Setup of run 1:
Design axi_gpio_expanded, start of the top module:
module axi_gpio_expanded
#(
    parameter C_ALL_INPUTS        = 0,             
    parameter C_ALL_OUTPUTS       = 0,             
    parameter C_GPIO_WIDTH        = 32,            
    parameter C_DOUT_DEFAULT      = 32'h00000000,  
    parameter C_TRI_DEFAULT       = 32'hFFFFFFFF,  
    parameter C_IS_DUAL           = 1,             
    parameter C_ALL_INPUTS_2      = 0,             
    parameter C_ALL_OUTPUTS_2     = 0,             
    parameter C_GPIO2_WIDTH       = 32,            
    parameter C_DOUT_DEFAULT_2    = 32'h00000000,  
    parameter C_TRI_DEFAULT_2     = 32'hFFFFFFFF,  
    parameter C_INTERRUPT_PRESENT = 1              
)
(
    input logic ACLK,     
    input logic ARESETn,  
    input  logic              [8:2] AWADDR,    
    input  logic              [2:0] AWPROT,    
    input  logic                    AWVALID,   
    output logic                    AWREADY,   
    input  logic             [31:0] WDATA,   
    input  logic              [3:0] WSTRB,   
    input  logic                    WVALID,  
    output logic                    WREADY,  
    output logic              [1:0] BRESP,   
    output logic                    BVALID,  
    input  logic                    BREADY,  
    input  logic              [8:2] ARADDR,    
    input  logic              [2:0] ARPROT,    
    input  logic                    ARVALID,   
    output logic                    ARREADY,   
    output logic             [31:0] RDATA,   
    output logic              [1:0] RRESP,   
    output logic                    RVALID,  
    input  logic                    RREADY,  
    output logic ip2intc_irpt,                    
    input  logic  [C_GPIO_WIDTH-1:0] gpio_io_i,   
    output logic  [C_GPIO_WIDTH-1:0] gpio_io_o,   
    output logic  [C_GPIO_WIDTH-1:0] gpio_io_t,   
    input  logic [C_GPIO2_WIDTH-1:0] gpio2_io_i,  
    output logic [C_GPIO2_WIDTH-1:0] gpio2_io_o,  
    output logic [C_GPIO2_WIDTH-1:0] gpio2_io_t   
);
Size: about 1100 cells after synthesis, roughly 300 flip-flops, ~11000 µm² of cells after synthesis.
clock: 1.73 ns
lec_check: 0
abc_area: 0
cap_margin: 20
cell_pad_in_sites_detail_placement: 0
cell_pad_in_sites_global_placement: 0
core_aspect_ratio: 1.01
core_margin: 2
core_utilization: 58
gpl_routability_driven: 0
gpl_timing_driven: 1
max_routing_layer: met5
slew_margin: 20
run.sh (not shown) runs the stock make flow with config.mk's settings and CLKGATE_MAP_FILE=.
Run 1 finished every stage; the final checks, however, were not passed, the failures being negative setup slack.
The inputs of run 2 differ from those of run 1 as listed below.
Settings: an added CTS_CLUSTER_SIZE of 74; an added HOLD_SLACK_MARGIN of 0.3; a change of CORE_UTILIZATION from 58 to 66.
[summary]
- Run 2 did not make it past clock tree synthesis (4_1_cts), where a tool error ended it.
- In run 2, the number of cells after detailed placement came out 1.1% below the value in run 1.
- The placed standard-cell area was comparable across run 2 and run 1.
- Run 2 against run 1: die span in y now sits lower, half-perimeter wire length after placement picked up an extra 1.8 mm, area of the die saw a decrease, horizontal extent of the die has decreased.
- Taking run 2 as 1.0, run 1 lands at 1.07 on number of placement rows.
- Run 2 against run 1: core outline area decreased 2100 µm², synthesized flop and latch total essentially unchanged, worst-case setup slack after placement increased 0.015 ns.
[inputs] run 3 vs run 2
Settings: CORE_UTILIZATION: 66 -> 72; TNS_END_PERCENT: unset -> 5; HOLD_SLACK_MARGIN: 0.3 -> unset; SETUP_SLACK_MARGIN: unset -> 0.51; CTS_CLUSTER_SIZE: 74 -> unset; CORE_ASPECT_RATIO: 1.01 -> 0.99.
## What came out
Flow for run 3 halted at clock tree synthesis (4_1_cts), error code DPL-0038.
Taking run 2 as the reference, in run 3 HPWL reported at the end of detailed placement increased by 24% relative to the old numbers; placement row count decreased by 2 relative to the old numbers; minimum setup slack after placement decreased by 0.22 ns relative to the old numbers.
Vertical extent of the die shrinks by a few percent when moving from run 2 to run 3.
Looking at die size, run 3 sits 8.1% below run 2.
Input changes introduced in run 4 (baseline for comparison: run 3):
Settings: CORE_UTILIZATION now 46, was 72; PLACE_DENSITY_LB_ADDON now 0.09, previously not set; SETUP_SLACK_MARGIN no longer set, was 0.51; CORE_ASPECT_RATIO now 0.51, was 0.99; GPL_TIMING_DRIVEN now 0, was 1; TNS_END_PERCENT no longer set, was 5; the clock period (ns, I/O delays scaled along) now 2.25, was 1.73.
--- outcome ---
Of run 3 and run 4, only run 4 finishes the flow clean.
Run 3: DPL-0038 in clock tree synthesis (4_1_cts) -> run aborted
Diff run 4..run 3 | area figure in the yosys stat output | negligible
Of run 4 and run 3, the lower floorplan die width belongs to run 3.
Run 3 -> run 4: post-synth tally of flip-flops with integrated enable delta 0, exact match
Comparing run 4 and run 3, pre-CTS setup slack is lower on run 4.
From run 3 to run 4 the numbers moved as follows: total of buffers placed on input and output ports saw a decrease, cell area reported after detailed placement saw a decrease, register bit total from synthesis saw little to no change, die span in y saw a decrease.
From run 3 to run 4 the numbers moved as follows: HPWL after detailed placement lost 12%, overall chip area went up, cell count after placement grew by 125.

========
Setup of exp/yarrow:
Starting RTL as in the previous note.
clock: 2.72 ns
lec_check: 0
cap_margin: 20
core_margin: 2
core_utilization: 72
cts_cluster_diameter: 231
cts_cluster_size: 45
place_density_lb_addon: 0.19
setup_slack_margin: 0.81
slew_margin: 20
tns_end_percent: 5
For exp/yarrow, the flow was terminated by a tool error in 3_3_place_gp and produced no final design.
Here is what was changed in the inputs of exp/violet compared with exp/yarrow.
Settings: clearing CTS_CLUSTER_DIAMETER, which used to be 231; swapping 72 for 65 in CORE_UTILIZATION; clearing SETUP_SLACK_MARGIN, which used to be 0.81; clearing TNS_END_PERCENT, which used to be 5; clearing PLACE_DENSITY_LB_ADDON, which used to be 0.19; swapping 45 for 33 in CTS_CLUSTER_SIZE; swapping 2.72 for 1.69 in the clock period (ns, I/O delays scaled along).
--- outcome ---
- For exp/violet, the flow was terminated by a tool error in 5_1_grt and produced no final design.
- [compare] base=exp/yarrow new=exp/violet: synthesized area divided by synthesized cell count roughly the same, floorplan core area has increased, post-synthesis sequential area ratio saw little to no change, height of the die went up, count of library flops with an enable pin shows no meaningful change.
- Compared exp/violet vs exp/yarrow, and width of the chip is up in exp/violet.
- Row core utilization before placement: exp/violet lower / exp/yarrow higher
- From exp/yarrow to exp/violet the numbers moved as follows: floorplan die area saw an increase; synthesized cell area saw little to no change; count of state elements after synthesis saw little to no change.
[inputs] exp/xenon vs exp/violet
Settings: HOLD_SLACK_MARGIN now 0.29, previously not set; CTS_CLUSTER_SIZE now 38, was 33; CORE_UTILIZATION now 59, was 65.
--- outcome ---
To summarise exp/xenon: no stage aborted, but the layout did not pass its checks, failing on setup timing.
Reported for exp/violet and exp/xenon, instance tally after logic synthesis turned out identical to the last digit.
Instance count after placement with tap cells included delta for exp/xenon relative to exp/violet: about 0.9% higher
From exp/xenon to exp/violet, port buffer count did not move at all.
When exp/xenon is set beside exp/violet, its height of the die turns out to be about 5% larger.
Looking only at number of gates resized after cts, and setting everything else aside, the higher value of exp/violet and exp/xenon goes to exp/violet.
Measured against exp/xenon, the core outline area of exp/violet comes out at 0.897 times the reference value.
Taking exp/violet as the reference point, the placer's final routability congestion estimate of exp/xenon rises by about 9%.
Of the two candidates, exp/violet has the better chip footprint and exp/xenon the worse one.
## Diff of input files: exp/onyx against exp/xenon
Settings: CTS_CLUSTER_SIZE: 38 -> unset; HOLD_SLACK_MARGIN: 0.29 -> unset; CORE_UTILIZATION: 59 -> 63; the clock period (ns, I/O delays scaled along): 1.69 -> 6.61.
Notes after the runs:
- exp/onyx ended with every stage complete and zero timing, DRC or antenna violations.
- Relative to exp/xenon, internal reg-to-reg setup slack has increased by 4.38 ns in exp/onyx.
- Measured against each other, exp/xenon and exp/onyx differ in number of gates resized after cts, the lower figure coming from exp/onyx.
- exp/xenon -> exp/onyx: worst-case clock buffer depth delta 0, exact match
- exp/xenon -> exp/onyx: final RePlAce weighted congestion decreased by a little under 10%
- Wire length of the first global-routing pass was higher in the run labelled exp/xenon.
